==> v11 <==
==> flow/design.v (excerpt) <==
module pit(
	input               clk,
	input               rst_n,
	output              irq,
	input       [2:0]   io_address,
	input               io_read,
	output reg  [7:0]   io_readdata,
	input               io_write,
	input       [7:0]   io_writedata,
	output              speaker_out,
	input      [27:0]   clock_rate
);
reg [27:0] clk_rate;
always @(posedge clk) clk_rate <= clock_rate;
reg ce_system_counter;
reg [27:0] sum;
always @(posedge clk) begin : system_counter
	reg [27:0] sum_next;
	sum_next = sum + 28'd2386362;  
	ce_system_counter <= 1'b0;
	if(rst_n == 1'b0) sum <= 28'd0;
	else if(sum_next >= clk_rate) begin
		sum <= sum_next - clk_rate;
		ce_system_counter <= 1'b1;
	end
	else sum <= sum_next;
end
reg system_clock;
always @(posedge clk) begin
    if(rst_n == 1'b0)           system_clock <= 1'b0;
    else if(ce_system_counter)  system_clock <= ~system_clock;
end
always @(posedge clk) if(io_read) io_readdata <=
    (io_read && io_address == 0) ? counter_0_readdata :
    (io_read && io_address == 1) ? counter_1_readdata :
    (io_read && io_address == 2) ? counter_2_readdata :
  ...
==> flow/config.mk <==
export PLATFORM = sky130hd
export DESIGN_NAME = pit
export DESIGN_NICKNAME = pit
export VERILOG_FILES = /design/flow/design.v
export SDC_FILE = /design/flow/constraint.sdc
export NUM_CORES = 4
export LEC_CHECK = 0
export CAP_MARGIN = 20
export CELL_PAD_IN_SITES_DETAIL_PLACEMENT = 0
export CELL_PAD_IN_SITES_GLOBAL_PLACEMENT = 3
export CORE_MARGIN = 2
export CORE_UTILIZATION = 58
export GPL_ROUTABILITY_DRIVEN = 0
export MAX_ROUTING_LAYER = met4
export MIN_ROUTING_LAYER = met2
export SLEW_MARGIN = 20
==> flow/constraint.sdc <==
create_clock -name core_clock -period 5.72 [get_ports {clk}]
set_input_delay 1.1440 -clock core_clock [delete_from_list [all_inputs] [get_ports {clk}]]
set_output_delay 1.1440 -clock core_clock [all_outputs]
set_load 0.01 [all_outputs]
run.sh (not shown) runs the stock make flow with config.mk's settings and CLKGATE_MAP_FILE=.
==> v38 (differences from v11) <==
==> flow/config.mk (replaced) <==
export PLATFORM = sky130hd
export DESIGN_NAME = pit
export DESIGN_NICKNAME = pit
export VERILOG_FILES = /design/flow/design.v
export SDC_FILE = /design/flow/constraint.sdc
export NUM_CORES = 4
export LEC_CHECK = 0
export ABC_AREA = 1
export CAP_MARGIN = 20
export CORE_MARGIN = 2
export CORE_UTILIZATION = 72
export CTS_CLUSTER_DIAMETER = 153
export PLACE_DENSITY_LB_ADDON = 0.08
export SLEW_MARGIN = 20
==> flow/constraint.sdc (replaced) <==
create_clock -name core_clock -period 3.28 [get_ports {clk}]
set_input_delay 0.6560 -clock core_clock [delete_from_list [all_inputs] [get_ports {clk}]]
set_output_delay 0.6560 -clock core_clock [all_outputs]
set_load 0.01 [all_outputs]
==> v33 (differences from v11) <==
==> flow/config.mk (replaced) <==
export PLATFORM = sky130hd
export DESIGN_NAME = pit
export DESIGN_NICKNAME = pit
export VERILOG_FILES = /design/flow/design.v
export SDC_FILE = /design/flow/constraint.sdc
export NUM_CORES = 4
export LEC_CHECK = 0
export CAP_MARGIN = 20
export CORE_MARGIN = 2
export CORE_UTILIZATION = 72
export PLACE_DENSITY = 0.35
export SETUP_SLACK_MARGIN = 2.44
export SLEW_MARGIN = 20
==> flow/constraint.sdc (replaced) <==
create_clock -name core_clock -period 9.45 [get_ports {clk}]
set_input_delay 1.8900 -clock core_clock [delete_from_list [all_inputs] [get_ports {clk}]]
set_output_delay 1.8900 -clock core_clock [all_outputs]
set_load 0.01 [all_outputs]
==> v4 (differences from v11) <==
==> flow/config.mk (replaced) <==
export PLATFORM = sky130hd
export DESIGN_NAME = pit
export DESIGN_NICKNAME = pit
export VERILOG_FILES = /design/flow/design.v
export SDC_FILE = /design/flow/constraint.sdc
export NUM_CORES = 4
export LEC_CHECK = 0
export CAP_MARGIN = 20
export CORE_MARGIN = 2
export CORE_UTILIZATION = 40
export SLEW_MARGIN = 20
==> flow/constraint.sdc (replaced) <==
create_clock -name core_clock -period 5.47 [get_ports {clk}]
set_input_delay 1.0940 -clock core_clock [delete_from_list [all_inputs] [get_ports {clk}]]
set_output_delay 1.0940 -clock core_clock [all_outputs]
set_load 0.01 [all_outputs]
==> results <==
Against v38, the sequential share of layout area of v4 is higher by 1.6 points. Critical path depth, highest first: v38, v33, v4. Of v4 and v38, v38 has the higher fmax (gap 23%, measured against v38). v33 passed the timing, design-rule and antenna checks. v38 finished but fails on negative setup slack. v4 ran to the end with no violations. v11 did not get past 3_1_place_gp_skip_io. Of v33 and v4, v33 has the higher first-iteration DRC count (gap 61%, measured against v4).

* * *

==> run a <==
==> flow/design.v <==
module pit_counter(
    input             clk,
    input             rst_n,
    input             clock,
    input             gate,
    output reg        out,
    input       [7:0] data_in,
    input             set_control_mode,
    input             latch_count,
    input             latch_status,
    input             write,
    input             read,
    output      [7:0] data_out
);
reg [2:0] mode;
always @(posedge clk) begin
    if(rst_n == 1'b0)         mode <= 3'd2;
    else if(set_control_mode) mode <= data_in[3:1];
end
reg bcd;
always @(posedge clk) begin
    if(rst_n == 1'b0)         bcd <= 1'd0;
    else if(set_control_mode) bcd <= data_in[0];
end
reg [1:0] rw_mode;
always @(posedge clk) begin
    if(rst_n == 1'b0)         rw_mode <= 2'd1;
    else if(set_control_mode) rw_mode <= data_in[5:4];
end
reg [7:0] counter_l;
always @(posedge clk) begin
    if(rst_n == 1'b0)                               counter_l <= 8'd0;
    else if(set_control_mode)                       counter_l <= 8'd0;
    else if(write && rw_mode == 2'd3 && ~msb_write) counter_l <= data_in;
    else if(write && rw_mode == 2'd1)               counter_l <= data_in;
end
reg [7:0] counter_m;
always @(posedge clk) begin
    if(rst_n == 1'b0)                               counter_m <= 8'd0;
    else if(set_control_mode)                       counter_m <= 8'd0;
    else if(write && rw_mode == 2'd3 && msb_write)  counter_m <= data_in;
    else if(write && rw_mode == 2'd2)               counter_m <= data_in;
end
reg [7:0] output_l;
always @(posedge clk) begin
    if(rst_n == 1'b0)                       output_l <= 8'd0;
    else if(latch_count && ~output_latched) output_l <= counter[7:0];
    else if(~output_latched)                output_l <= counter[7:0];
end
reg [7:0] output_m;
always @(posedge clk) begin
    if(rst_n == 1'b0)                       output_m <= 8'd0;
    else if(latch_count && ~output_latched) output_m <= counter[15:8];
    else if(~output_latched)                output_m <= counter[15:8];
end
reg output_latched;
always @(posedge clk) begin
    if(rst_n == 1'b0)                               output_latched <= 1'b0;
    else if(set_control_mode)                       output_latched <= 1'b0;
    else if(latch_count)                            output_latched <= 1'b1;
    else if(read && (rw_mode != 2'd3 || msb_read))  output_latched <= 1'b0;
end
reg null_counter;
always @(posedge clk) begin
    if(rst_n == 1'b0)                                null_counter <= 1'b0;
    else if(set_control_mode)                        null_counter <= 1'b1;
    else if(write && (rw_mode != 2'd3 || msb_write)) null_counter <= 1'b1;
    else if(load)                                    null_counter <= 1'b0;
end
reg msb_write;
always @(posedge clk) begin
    if(rst_n == 1'b0)                       msb_write <= 1'b0;
    else if(set_control_mode)               msb_write <= 1'b0;
    else if(write_pulse && rw_mode == 2'd3) msb_write <= ~msb_write;
end
reg msb_read;
always @(posedge clk) begin
    if(rst_n == 1'b0)                      msb_read <= 1'b0;
    else if(set_control_mode)              msb_read <= 1'b0;
    else if(read_pulse && rw_mode == 2'd3) msb_read <= ~msb_read;
end
reg [7:0] status;
always @(posedge clk) begin
    if(rst_n == 1'b0)                        status <= 8'd0;
    else if(latch_status && ~status_latched) status <= { out, null_counter, rw_mode, mode, bcd };
end
reg status_latched;
always @(posedge clk) begin
    if(rst_n == 1'b0)           status_latched <= 1'b0;
    else if(set_control_mode)   status_latched <= 1'b0;
    else if(latch_status)       status_latched <= 1'b1;
    else if(read)               status_latched <= 1'b0;
end
assign data_out =
    (status_latched)               ? status   :
    (rw_mode == 2'd3 && ~msb_read) ? output_l :
    (rw_mode == 2'd3 &&  msb_read) ? output_m :
    (rw_mode == 2'd1)              ? output_l :
                                     output_m;
reg two_byte_write;
always @(posedge clk) begin
    if(rst_n == 1'b0)                 two_byte_write <= 1'b0;
    else if(write && rw_mode == 2'd3) two_byte_write <= 1'b1;
    else if(set_control_mode || load) two_byte_write <= 1'b0;
end
reg set_control_mode_last;
always @(posedge clk) set_control_mode_last <= set_control_mode;
reg set_control_mode_pulse;
always @(posedge clk) set_control_mode_pulse <= set_control_mode_last & ~set_control_mode;
reg write_last;
always @(posedge clk) write_last <= write;
reg write_pulse;
always @(posedge clk) write_pulse <= write_last & ~write;
reg read_last;
always @(posedge clk) read_last <= read;
reg read_pulse;
always @(posedge clk) read_pulse <= read_last & ~read;
reg clock_last;
always @(posedge clk) clock_last <= clock;
reg clock_pulse;
always @(posedge clk) clock_pulse <= clock_last & ~clock;
reg gate_last;
always @(posedge clk) gate_last <= gate;
reg gate_sampled;
always @(posedge clk) begin
    if(rst_n == 1'b0)             gate_sampled <= 1'b0;
    else if(~clock_last && clock) gate_sampled <= gate;
end
reg trigger;
always @(posedge clk) begin
    if(rst_n == 1'b0)             trigger <= 1'b0;
    else if(~gate_last && gate)   trigger <= 1'b1;
    else if(~clock_last && clock) trigger <= 1'b0;
end
reg trigger_sampled;
always @(posedge clk) begin
    if(rst_n == 1'b0)            trigger_sampled <= 1'b0;
    else if(~clock_last & clock) trigger_sampled <= trigger;
end
always @(posedge clk) begin
    if(rst_n == 1'b0)                                                 out <= 1'b1;
    else if(set_control_mode_pulse && mode      == 3'd0)              out <= 1'b0;
    else if(set_control_mode_pulse && mode      == 3'd1)              out <= 1'b1;
    else if(set_control_mode_pulse && mode[1:0] == 2'd2)              out <= 1'b1;
    else if(set_control_mode_pulse && mode[1:0] == 2'd3)              out <= 1'b1;
    else if(set_control_mode_pulse && mode      == 3'd4)              out <= 1'b1;
    else if(set_control_mode_pulse && mode      == 3'd5)              out <= 1'b1;
    else if(mode      == 3'd0 && (load || two_byte_write))            out <= 1'b0;
    else if(mode      == 3'd0 && counter == 16'd1 && enable)          out <= 1'b1;
    else if(mode      == 3'd1 && load)                                out <= 1'b0;
    else if(mode      == 3'd1 && counter == 16'd1 && enable)          out <= 1'b1;
    else if(mode[1:0] == 2'd2 && ~gate)                               out <= 1'b1;
    else if(mode[1:0] == 2'd2 && load)                                out <= 1'b1;
    else if(mode[1:0] == 2'd2 && counter == 16'd2 && enable)          out <= 1'b0;
    else if(mode[1:0] == 2'd3 && ~gate)                               out <= 1'b1;
    else if(mode[1:0] == 2'd3 && load && loaded && ~trigger_sampled)  out <= ~out;
    else if(mode      == 3'd4 && counter == 16'd1 && enable)          out <= 1'b0;
    else if(mode      == 3'd4 && counter == 16'd0 && enable)          out <= 1'b1;
    else if(mode      == 3'd5 && counter == 16'd1 && enable)          out <= 1'b0;
    else if(mode      == 3'd5 && counter == 16'd0 && enable)          out <= 1'b1;
end
reg written;
always @(posedge clk) begin
    if(rst_n == 1'b0)                                    written <= 1'b0;
    else if(set_control_mode)                            written <= 1'b0;
    else if(write_pulse && rw_mode != 2'd3)              written <= 1'b1;
    else if(write_pulse && rw_mode == 2'd3 && msb_write) written <= 1'b1;
    else if(load)                                        written <= 1'b0;
end
reg control_set;
always @(posedge clk) begin
    if(rst_n == 1'b0)         control_set <= 1'b0;
    else if(set_control_mode) control_set <= 1'b1;
    else if(load)             control_set <= 1'b0;
end
reg loaded;
always @(posedge clk) begin
    if(rst_n == 1'b0)         loaded <= 1'b0;
    else if(set_control_mode) loaded <= 1'b0;
    else if(load)             loaded <= 1'b1;
end
wire load = 
    (mode      == 3'd0 &&   written) ||                  
    clock_pulse && (
    (mode      == 3'd1 &&   trigger_sampled) ||
    (mode[1:0] == 2'd2 && ((written && control_set) || trigger_sampled || (loaded && gate_sampled && counter == 16'd1))) ||
    (mode[1:0] == 2'd3 && ((written && control_set) || trigger_sampled || (loaded && gate_sampled && counter == ((counter_l[0] & out) ? 16'd0 : 16'd2)))) ||
    (mode      == 3'd4 &&   written) ||
    (mode      == 3'd5 && ((written && control_set) || loaded) && trigger_sampled)
);
wire enable = ~load && loaded && clock_pulse && (
    (mode      == 3'd0 && gate_sampled && ~two_byte_write) ||
    (mode      == 3'd1) ||
    (mode[1:0] == 2'd2 && gate_sampled) ||
    (mode[1:0] == 2'd3 && gate_sampled) ||
    (mode      == 3'd4 && gate_sampled) ||
    (mode      == 3'd5)
);
wire [15:0] counter_minus_1 =
    (bcd && !counter[15:0]) ? 16'h9999 :
    (bcd && !counter[11:0]) ? { counter[15:12] - 1'd1, 12'h999 } :
    (bcd && !counter[7:0])  ? { counter[15:8]  - 1'd1,   8'h99 } :
    (bcd && !counter[3:0])  ? { counter[15:4]  - 1'd1,    4'h9 } :
                                counter - 1'd1;
reg [15:0] counter;
always @(posedge clk) begin
    if(rst_n == 1'b0) counter <= 16'd0;
    else if(load)     counter <= {counter_m, counter_l[7:1], counter_l[0] & (mode[1:0] != 2'd3)};
    else if(enable)   counter <= counter_minus_1 - (mode[1:0] == 2'd3);
end
endmodule
module pit(
	input               clk,
	input               rst_n,
	output              irq,
	input       [2:0]   io_address,
	input               io_read,
	output reg  [7:0]   io_readdata,
	input               io_write,
	input       [7:0]   io_writedata,
	output              speaker_out,
	input      [27:0]   clock_rate
);
reg [27:0] clk_rate;
always @(posedge clk) clk_rate <= clock_rate;
reg ce_system_counter;
reg [27:0] sum;
always @(posedge clk) begin : system_counter
	reg [27:0] sum_next;
	sum_next = sum + 28'd2386362;  
	ce_system_counter <= 1'b0;
	if(rst_n == 1'b0) sum <= 28'd0;
	else if(sum_next >= clk_rate) begin
		sum <= sum_next - clk_rate;
		ce_system_counter <= 1'b1;
	end
	else sum <= sum_next;
end
reg system_clock;
always @(posedge clk) begin
    if(rst_n == 1'b0)           system_clock <= 1'b0;
    else if(ce_system_counter)  system_clock <= ~system_clock;
end
always @(posedge clk) if(io_read) io_readdata <=
    (io_read && io_address == 0) ? counter_0_readdata :
    (io_read && io_address == 1) ? counter_1_readdata :
    (io_read && io_address == 2) ? counter_2_readdata :
    (io_read && io_address[2])   ? { 2'b0, spk_out, counter_1_toggle, 2'b0, speaker_enable, speaker_gate } :
                                     8'd0;  
reg [5:0] counter_1_cnt;
always @(posedge clk) begin
    if(rst_n == 1'b0)                                       counter_1_cnt <= 6'd0;
    else if(ce_system_counter && counter_1_cnt == 6'd35)    counter_1_cnt <= 6'd0;
    else if(ce_system_counter)                              counter_1_cnt <= counter_1_cnt + 6'd1;
end
reg counter_1_toggle;
always @(posedge clk) begin
    if(rst_n == 1'b0)                                       counter_1_toggle <= 1'b0;
    else if(ce_system_counter && counter_1_cnt == 6'd35)    counter_1_toggle <= ~(counter_1_toggle);
end
reg speaker_gate;
always @(posedge clk) begin
    if(rst_n == 1'b0)                  speaker_gate <= 1'b0;
    else if(io_write && io_address[2]) speaker_gate <= io_writedata[0];
end
reg speaker_enable;
always @(posedge clk) begin
    if(rst_n == 1'b0)                  speaker_enable <= 1'b0;
    else if(io_write && io_address[2]) speaker_enable <= io_writedata[1];
end
assign speaker_out = spk_out & speaker_enable;
wire [7:0] counter_0_readdata;
wire [7:0] counter_1_readdata;
wire [7:0] counter_2_readdata;
pit_counter pit_counter_0(
    .clk                (clk),
    .rst_n              (rst_n),
    .clock              (system_clock),      
    .gate               (1'b1),              
    .out                (irq),               
    .data_in            (io_writedata),                                                                                                                                       
    .set_control_mode   (io_write && io_address == 3 && io_writedata[7:6] == 2'b00 && io_writedata[5:4] != 2'b00),                                                            
    .latch_count        (io_write && io_address == 3 && ((io_writedata[7:6] == 2'b00 && io_writedata[5:4] == 2'b00) || (io_writedata[7:5] == 3'b110 && io_writedata[1]))),    
    .latch_status       (io_write && io_address == 3 && io_writedata[7:6] == 2'b11 && io_writedata[4] == 1'b0 && io_writedata[1]),                                            
    .write              (io_write && io_address == 0),                                                                                                                        
    .read               (io_read  && io_address == 0),                                                                                                                        
    .data_out           (counter_0_readdata)     
);
pit_counter pit_counter_1(
    .clk                (clk),
    .rst_n              (rst_n),
    .clock              (system_clock),      
    .gate               (1'b1),              
    /*verilator lint_off PINNOCONNECT*/
    .out                (),                  
    /*verilator lint_on PINNOCONNECT*/
    .data_in            (io_writedata),                                                                                                                                       
    .set_control_mode   (io_write && io_address == 3 && io_writedata[7:6] == 2'b01 && io_writedata[5:4] != 2'b00),                                                            
    .latch_count        (io_write && io_address == 3 && ((io_writedata[7:6] == 2'b01 && io_writedata[5:4] == 2'b00) || (io_writedata[7:5] == 3'b110 && io_writedata[2]))),    
    .latch_status       (io_write && io_address == 3 && io_writedata[7:6] == 2'b11 && io_writedata[4] == 1'b0 && io_writedata[2]),                                            
    .write              (io_write && io_address == 1),                                                                                                                        
    .read               (io_read  && io_address == 1),                                                                                                                        
    .data_out           (counter_1_readdata)     
);
wire spk_out;
pit_counter pit_counter_2(
    .clk                (clk),
    .rst_n              (rst_n),
    .clock              (system_clock),      
    .gate               (speaker_gate),      
    .out                (spk_out),           
    .data_in            (io_writedata),                                                                                                                                       
    .set_control_mode   (io_write && io_address == 3 && io_writedata[7:6] == 2'b10 && io_writedata[5:4] != 2'b00),                                                            
    .latch_count        (io_write && io_address == 3 && ((io_writedata[7:6] == 2'b10 && io_writedata[5:4] == 2'b00) || (io_writedata[7:5] == 3'b110 && io_writedata[3]))),    
    .latch_status       (io_write && io_address == 3 && io_writedata[7:6] == 2'b11 && io_writedata[4] == 1'b0 && io_writedata[3]),                                            
    .write              (io_write && io_address == 2),                                                                                                                        
    .read               (io_read  && io_address == 2),                                                                                                                        
    .data_out           (counter_2_readdata)     
);
endmodule
==> flow/run.sh <==
#!/bin/bash
# the make line also repeats each setting of config.mk as NAME=value (left out here)
make -C /OpenROAD-flow-scripts/flow DESIGN_CONFIG=/design/flow/config.mk WORK_HOME=/design/flow/orfs CLKGATE_MAP_FILE= finish
==> flow/config.mk <==
export PLATFORM = sky130hd
export DESIGN_NAME = pit
export DESIGN_NICKNAME = pit
export VERILOG_FILES = /design/flow/design.v
export SDC_FILE = /design/flow/constraint.sdc
export NUM_CORES = 4
export LEC_CHECK = 0
export ABC_AREA = 1
export CAP_MARGIN = 20
export CORE_MARGIN = 2
export CORE_UTILIZATION = 72
export CTS_CLUSTER_DIAMETER = 393
export CTS_CLUSTER_SIZE = 10
export HOLD_SLACK_MARGIN = 0.23
export PLACE_DENSITY = 0.4
export SETUP_SLACK_MARGIN = 0.83
export SLEW_MARGIN = 20
export TNS_END_PERCENT = 5
==> flow/constraint.sdc <==
create_clock -name core_clock -period 3.62 [get_ports {clk}]
set_input_delay 0.7240 -clock core_clock [delete_from_list [all_inputs] [get_ports {clk}]]
set_output_delay 0.7240 -clock core_clock [all_outputs]
set_load 0.01 [all_outputs]
==> run b (differences from run a) <==
==> flow/config.mk (replaced) <==
export PLATFORM = sky130hd
export DESIGN_NAME = pit
export DESIGN_NICKNAME = pit
export VERILOG_FILES = /design/flow/design.v
export SDC_FILE = /design/flow/constraint.sdc
export NUM_CORES = 4
export LEC_CHECK = 0
export CAP_MARGIN = 20
export CORE_MARGIN = 2
export CORE_UTILIZATION = 40
export SETUP_SLACK_MARGIN = 0.68
export SLEW_MARGIN = 20
==> flow/constraint.sdc (replaced) <==
create_clock -name core_clock -period 5.47 [get_ports {clk}]
set_input_delay 1.0940 -clock core_clock [delete_from_list [all_inputs] [get_ports {clk}]]
set_output_delay 1.0940 -clock core_clock [all_outputs]
set_load 0.01 [all_outputs]
==> run c (differences from run a) <==
==> flow/config.mk (replaced) <==
export PLATFORM = sky130hd
export DESIGN_NAME = pit
export DESIGN_NICKNAME = pit
export VERILOG_FILES = /design/flow/design.v
export SDC_FILE = /design/flow/constraint.sdc
export NUM_CORES = 4
export LEC_CHECK = 0
export CAP_MARGIN = 15
export CORE_MARGIN = 2
export CORE_UTILIZATION = 72
export PLACE_DENSITY = 0.67
export SETUP_SLACK_MARGIN = -0.61
export SLEW_MARGIN = 20
==> flow/constraint.sdc (replaced) <==
create_clock -name core_clock -period 7.88 [get_ports {clk}]
set_input_delay 1.5760 -clock core_clock [delete_from_list [all_inputs] [get_ports {clk}]]
set_output_delay 1.5760 -clock core_clock [all_outputs]
set_load 0.01 [all_outputs]
==> results <==
Design area: run c is lower than run a (about 6.4%). Run a finished but failed the layout checks on setup timing. Run c finished clean. Run b finished with timing, DRC and antenna clean. Clock skew: run b > run a > run c. Utilization: run b is lower than run a (39 points). The lowest critical path depth belongs to run b, the highest to run a. Sequential share of layout area, lowest first: run a, run b, run c.
